## adc_3008
module adc_3008(clk, rst, cs, mosi, sck, miso, start, seg0, seg1, seg2, seg3, seg4, seg5);
Size in the first run: roughly 160 flip-flops, ~55 I/O pins.
clock: 7.0 ns
lec_check: 0
abc_area: 1
cap_margin: 20
core_aspect_ratio: 1.05
core_margin: 2
core_utilization: 67
cts_cluster_diameter: 80
cts_cluster_size: 72
slew_margin: 20
run.sh (not shown) runs the stock make flow with config.mk's settings and CLKGATE_MAP_FILE=.
The baseline completed, yet does not pass: setup timing.
Then changed:
CORE_ASPECT_RATIO = not set   (was 1.05)
CORE_UTILIZATION = 71   (was 67)
CTS_CLUSTER_DIAMETER = 79   (was 80)
CTS_CLUSTER_SIZE = 22   (was 72)
PLACE_DENSITY = 0.38   (was not set)
What happened: The changed run never finished: it broke off in global routing. Die area came out lower by 5.5%. Area after synthesis does not change. Synthesized cell count does not change.
Then changed:
ABC_AREA = not set   (was 1)
CORE_UTILIZATION = 9   (was 71)
CTS_CLUSTER_DIAMETER = not set   (was 79)
CTS_CLUSTER_SIZE = not set   (was 22)
PLACE_DENSITY = not set   (was 0.38)
clock period = 31.8 ns   (was 7.0 ns; I/O delays follow)
The changed run produced a clean layout.
Synthesized area rose by 0.48%.
Die area increases to 7.6 times its value.
Synthesized cell count came out lower by about 17%.
Then changed:
CORE_UTILIZATION = 40   (was 9)
clock period = 20.0 ns   (was 31.8 ns; I/O delays follow)
What happened: The new run completed with no timing, DRC or antenna violations. Global-route usage grows by 14 points. Core utilization grows by 33 points. Synthesized cell count is unchanged. Wire length shrinks by 7.3%.
Then changed:
ABC_AREA = 1   (was not set)
CORE_ASPECT_RATIO = 0.51   (was not set)
CORE_UTILIZATION = 31   (was 40)
CTS_CLUSTER_DIAMETER = 223   (was not set)
CTS_CLUSTER_SIZE = 95   (was not set)
TNS_END_PERCENT = 25   (was not set)
After rerunning:
- The changed run passed the timing, DRC and antenna checks
- combinational power increases by about 22%
- sequential power stays flat
- hold slack improved by 9.0 ps

---

before:
The RTL this note starts from:
==> flow/design.v <==
module seven_seg(en,in,seg);
input [3:0] in;
input en;
output [7:0] seg;
reg [7:0] seg;
always@(en or in)
begin
 if (!en) seg=8'b11111111;
 else case(in)
 4'd0: seg=8'b11000000;
 4'd1: seg=8'b11111001;
 4'd2: seg=8'b10100100;
 4'd3: seg=8'b10110000;
 4'd4: seg=8'b10011001;
 4'd5: seg=8'b10010010;
 4'd6: seg=8'b10000010;
 4'd7: seg=8'b11011000;
 4'd8: seg=8'b10000000;
 4'd9: seg=8'b10010000;
 default: seg=8'b11111111;
 endcase
 end
 endmodule 
module seven_seg_dot (en,in,seg);
input [3:0] in;
input en;
output [7:0] seg;
reg [7:0] seg;
always@(en or in)
begin
 if (!en) seg=8'b11111111;
 else case(in)
 4'd0: seg=8'b01000000;
 4'd1: seg=8'b01111001;
 4'd2: seg=8'b00100100;
 4'd3: seg=8'b00110000;
 4'd4: seg=8'b00011001;
 4'd5: seg=8'b00010010;
 4'd6: seg=8'b00000010;
 4'd7: seg=8'b01011000;
 4'd8: seg=8'b00000000;
 4'd9: seg=8'b00010000;
 default: seg=8'b11111111;
 endcase
 end
 endmodule 
module bcd_8421 (clk, rst, data, unit, ten, hun, thou, ten_thou, hun_thou);
input clk, rst;
input [19:0] data;
output [3:0] unit, ten, hun, thou, ten_thou, hun_thou;
reg [5:0]  cnt_shift;
reg [43:0] data_shift;  
reg        shift_sig;
reg [3:0]  unit, ten, hun, thou, ten_thou, hun_thou;
always@(posedge clk or posedge rst)
if (rst)
cnt_shift <= 5'd0;
else if (cnt_shift == 5'd21 && shift_sig == 1'b0)
cnt_shift <= 5'd0;
else if (shift_sig == 1'b0)
cnt_shift <= cnt_shift +1'b1;
else 
cnt_shift <= cnt_shift;
always@(posedge clk or posedge rst)
if (rst)
data_shift <= 44'b0;
else if (cnt_shift == 5'd0 && shift_sig == 1'b0)
data_shift <= {24'd0, data};
else if ((cnt_shift <= 5'd20) && (shift_sig == 1'b1))
begin
data_shift[23:20] <= (data_shift[23:20] > 4'b0100)?(data_shift[23:20] + 4'b0011):(data_shift[23:20]);
data_shift[27:24] <= (data_shift[27:24] > 4'b0100)?(data_shift[27:24] + 4'b0011):(data_shift[27:24]);
data_shift[31:28] <= (data_shift[31:28] > 4'b0100)?(data_shift[31:28] + 4'b0011):(data_shift[31:28]);
data_shift[35:32] <= (data_shift[35:32] > 4'b0100)?(data_shift[35:32] + 4'b0011):(data_shift[35:32]);
data_shift[39:36] <= (data_shift[39:36] > 4'b0100)?(data_shift[39:36] + 4'b0011):(data_shift[39:36]);
data_shift[43:40] <= (data_shift[43:40] > 4'b0100)?(data_shift[43:40] + 4'b0011):(data_shift[43:40]);
end
else if ((cnt_shift <= 5'd20) && (shift_sig == 1'b0))
data_shift <= data_shift << 1;
else 
data_shift <= data_shift;
always@(posedge clk or posedge rst)
if(rst == 1'b1)
shift_sig <= 1'b1;
else 
shift_sig <= ~shift_sig;
always@(posedge clk or posedge rst)
if(rst)
begin
unit <= 4'd0;
ten  <= 4'd0;
hun  <= 4'd0;
thou <= 4'd0;
ten_thou <= 4'd0;
hun_thou <= 4'd0;
end
else if (cnt_shift == 5'd21)
begin
 unit  <= data_shift[23:20];
 ten   <= data_shift[27:24];
 hun   <= data_shift[31:28];
 thou  <= data_shift[35:32];
 ten_thou <= data_shift[39:36];
 hun_thou <= data_shift[43:40];
 end
 endmodule
module adc_3008(clk, rst, cs, mosi, sck, miso, start, seg0, seg1, seg2, seg3, seg4, seg5); 
input clk, rst;
input miso;
input start;
output reg cs;
output reg mosi, sck;
output [7:0] seg0, seg1, seg2, seg3, seg4, seg5;
reg [2:0] state;     
reg [7:0] cnt_clk;   
reg [4:0] cnt_sck;   
reg [3:0] cnt_bit;   
reg [2:0] cnt_byte; 
reg rd_sig;          
reg [10:0] data_reg; 
reg [9:0] data_out;  
reg send_data_sig;   
reg [31:0] cnt;      
reg start_sig;       
wire [3:0] unit;
wire [3:0] ten; 
wire [3:0] hun; 
wire [3:0] thou; 
wire [3:0] ten_thou;
wire [3:0] hun_thou;
wire [19:0] data_bcd;
wire [19:0] data_bcd_vol;
assign data_bcd = {10'b0, data_out};
assign data_bcd_vol = (data_bcd*20'd479)/20'd1023;
parameter [2:0] INTIAL = 3'd0,
                WAIT_START = 3'd1,
                WRITE = 3'd2,
		READ = 3'd3,
		WAIT_END = 3'd4,
		END = 3'd5;
parameter WR_IN = 11'b000001_10010;
parameter cnt_clk_max = 8'd219;
parameter cnt_max = 32'd1_999;
always@(posedge clk or posedge rst)
if (rst)
cnt <= 32'd0;
else if (cnt == cnt_max)
cnt <= 32'd0;
else if (start == 1'b1)
cnt <= cnt + 1'b1;
always@(posedge clk or posedge rst)
if (rst)
start_sig <= 1'b0;
else if (start == 1'b1 && cnt == cnt_max)  
start_sig <= 1'b1;
else 
start_sig <= 1'b0;
always@(posedge clk or posedge rst)
if (rst)
state <= INTIAL;
else 
case(state)
INTIAL: if (start_sig == 1'b1)
        state <= WAIT_START;
		  else 
		  state <= INTIAL;
WAIT_START: if (cnt_byte == 3'd0 && cnt_clk == cnt_clk_max)
            state <= WRITE;
            else 
            state <= WAIT_START;			
WRITE: if (cnt_byte == 3'd1 && cnt_clk == cnt_clk_max)
       state <= READ;
	   else 
	   state <= WRITE;
READ: if (cnt_byte == 3'd2 && cnt_clk == cnt_clk_max)
      state <= WAIT_END;
      else 
      state <= READ;	  
WAIT_END: if (cnt_byte == 3'd3 && cnt_clk == cnt_clk_max)
          state <= END;
		    else 
		    state <= WAIT_END;
END: if (cnt_byte == 3'd4 && cnt_clk == cnt_clk_max)
     state <= INTIAL;
     else 
     state <= END;
default: state <= INTIAL;
endcase
always@(posedge clk or posedge rst)
if (rst)
cnt_clk <= 8'd0;
else if (state == INTIAL)
cnt_clk <= 8'd0;
else if (cnt_clk == cnt_clk_max) 
cnt_clk <= 8'd0;
else if (state != INTIAL)
cnt_clk <= cnt_clk + 1'b1;
always@(posedge clk or posedge rst)
if (rst)
cnt_byte <= 3'd0;
else if (cnt_byte == 3'd4 && cnt_clk == cnt_clk_max)
cnt_byte <= 3'd0;
else if (cnt_clk == cnt_clk_max)
cnt_byte <= cnt_byte + 1'b1;
always@(posedge clk or posedge rst)
if (rst)
cnt_sck <= 5'd0;
else if (state == WRITE && cnt_byte == 3'd1 && cnt_sck == 5'd19)
cnt_sck <= 5'd0;
else if (state ==READ && cnt_byte == 3'd2 && cnt_sck == 5'd19)
cnt_sck <= 5'd0;
else if (state == WRITE && cnt_byte == 3'd1)
cnt_sck <= cnt_sck + 1'b1;
else if (state ==READ && cnt_byte == 3'd2)
cnt_sck <= cnt_sck + 1'b1;
else 
cnt_sck <= 1'b0;
always@(posedge clk or posedge rst)
if (rst)
sck <= 1'b0;
else if (cnt_sck == 5'd0 && cnt_byte == 3'd3)
sck <= 1'b0;
else if (cnt_sck == 5'd0 && cnt_byte == 3'd1 && cnt_bit >= 4'd5)
sck <= 1'b0;
else if (cnt_sck == 5'd10 && cnt_byte == 3'd1 && cnt_bit >= 4'd5)
sck <= 1'b1;
else if (cnt_sck == 5'd0 && cnt_byte == 3'd2)
sck <= 1'b0;
else if (cnt_sck == 5'd10 && cnt_byte == 3'd2)
sck <= 1'b1;
else 
sck <= sck;
always@(posedge clk or posedge rst)
if (rst)
cnt_bit <= 4'd0;
else if (cnt_bit == 4'd10 && cnt_sck == 5'd10)
cnt_bit <= 4'd0;
else if (cnt_sck == 5'd10)
cnt_bit <= cnt_bit + 1'b1;
always@(posedge clk or posedge rst)
if (rst)
cs <= 1'b1;
else if (start_sig == 1'b1)
cs <= 1'b0;
else if (cnt_byte == 3'd3 && cnt_clk == cnt_clk_max && state == WAIT_END)
cs <= 1'b1;
always@(posedge clk or posedge rst)
if (rst)
mosi <= 1'b0;
else if (state == WRITE && cnt_byte == 4'd1 && cnt_sck == 5'd0)
mosi <= WR_IN[10-cnt_bit];
else if (state != WRITE)
mosi <= 1'b0;
always@(posedge clk or posedge rst)
if (rst)
rd_sig <= 1'b0;
else if (state == READ && cnt_byte == 4'd2 && cnt_sck == 5'd9)
rd_sig <= 1'b1;
else 
rd_sig <= 1'b0;
always@(posedge clk or posedge rst)
if (rst)
data_reg <= 11'd0;
else if (rd_sig == 1'b1)
data_reg <= {data_reg[9:0], miso};
always@(posedge clk or posedge rst)
if (rst)
send_data_sig <= 1'b0;
else if (cnt_byte == 4'd2 && cnt_clk == cnt_clk_max)
send_data_sig <= 1'b1;
else 
send_data_sig <= 1'b0;
always@(posedge clk or posedge rst)
if (rst)
data_out <= 10'd0;
else if (send_data_sig == 1'b1)
data_out <= data_reg[9:0];
else 
data_out <= data_out;
bcd_8421 bcd_8421_inst(
.clk(clk), 
.rst(rst), 
.data(data_bcd_vol), 
.unit(unit), 
.ten(ten), 
.hun(hun), 
.thou(thou), 
.ten_thou(ten_thou), 
.hun_thou(hun_thou)
);
seven_seg s0(
.en(1'b1),
.in(unit), 
.seg(seg0));
seven_seg s1(
.en(1'b1),
.in(ten), 
.seg(seg1));
seven_seg_dot s2(
.en(1'b1),
.in(hun), 
.seg(seg2));
seven_seg s3(
.en(1'b1),
.in(thou), 
.seg(seg3));
seven_seg s4(
.en(1'b1),
.in(ten_thou), 
.seg(seg4));
seven_seg s5(
.en(1'b1),
.in(hun_thou), 
.seg(seg5));
endmodule
export LEC_CHECK = 0
export ABC_AREA = 1
export CAP_MARGIN = 20
export CORE_MARGIN = 2
export CORE_UTILIZATION = 71
export PLACE_DENSITY = 0.41
export SETUP_SLACK_MARGIN = 2.64
export SLEW_MARGIN = 20
create_clock -name core_clock -period 31.8 [get_ports {clk}]
Setup changes, before to after
Settings: CORE_UTILIZATION now 36, was 71; SETUP_SLACK_MARGIN no longer set, was 2.64; PLACE_DENSITY no longer set, was 0.41; ABC_AREA no longer set, was 1; the clock period (ns, I/O delays scaled along) now 12.6, was 31.8.
Notes after the runs:
- When the final numbers for before and after were put side by side, the well tap count turned out to be smaller in before.
- [compare] base=before new=after: switching power higher, yosys stat chip area shows an increase of 66 um2.
Power and IR drop assume default switching activity.
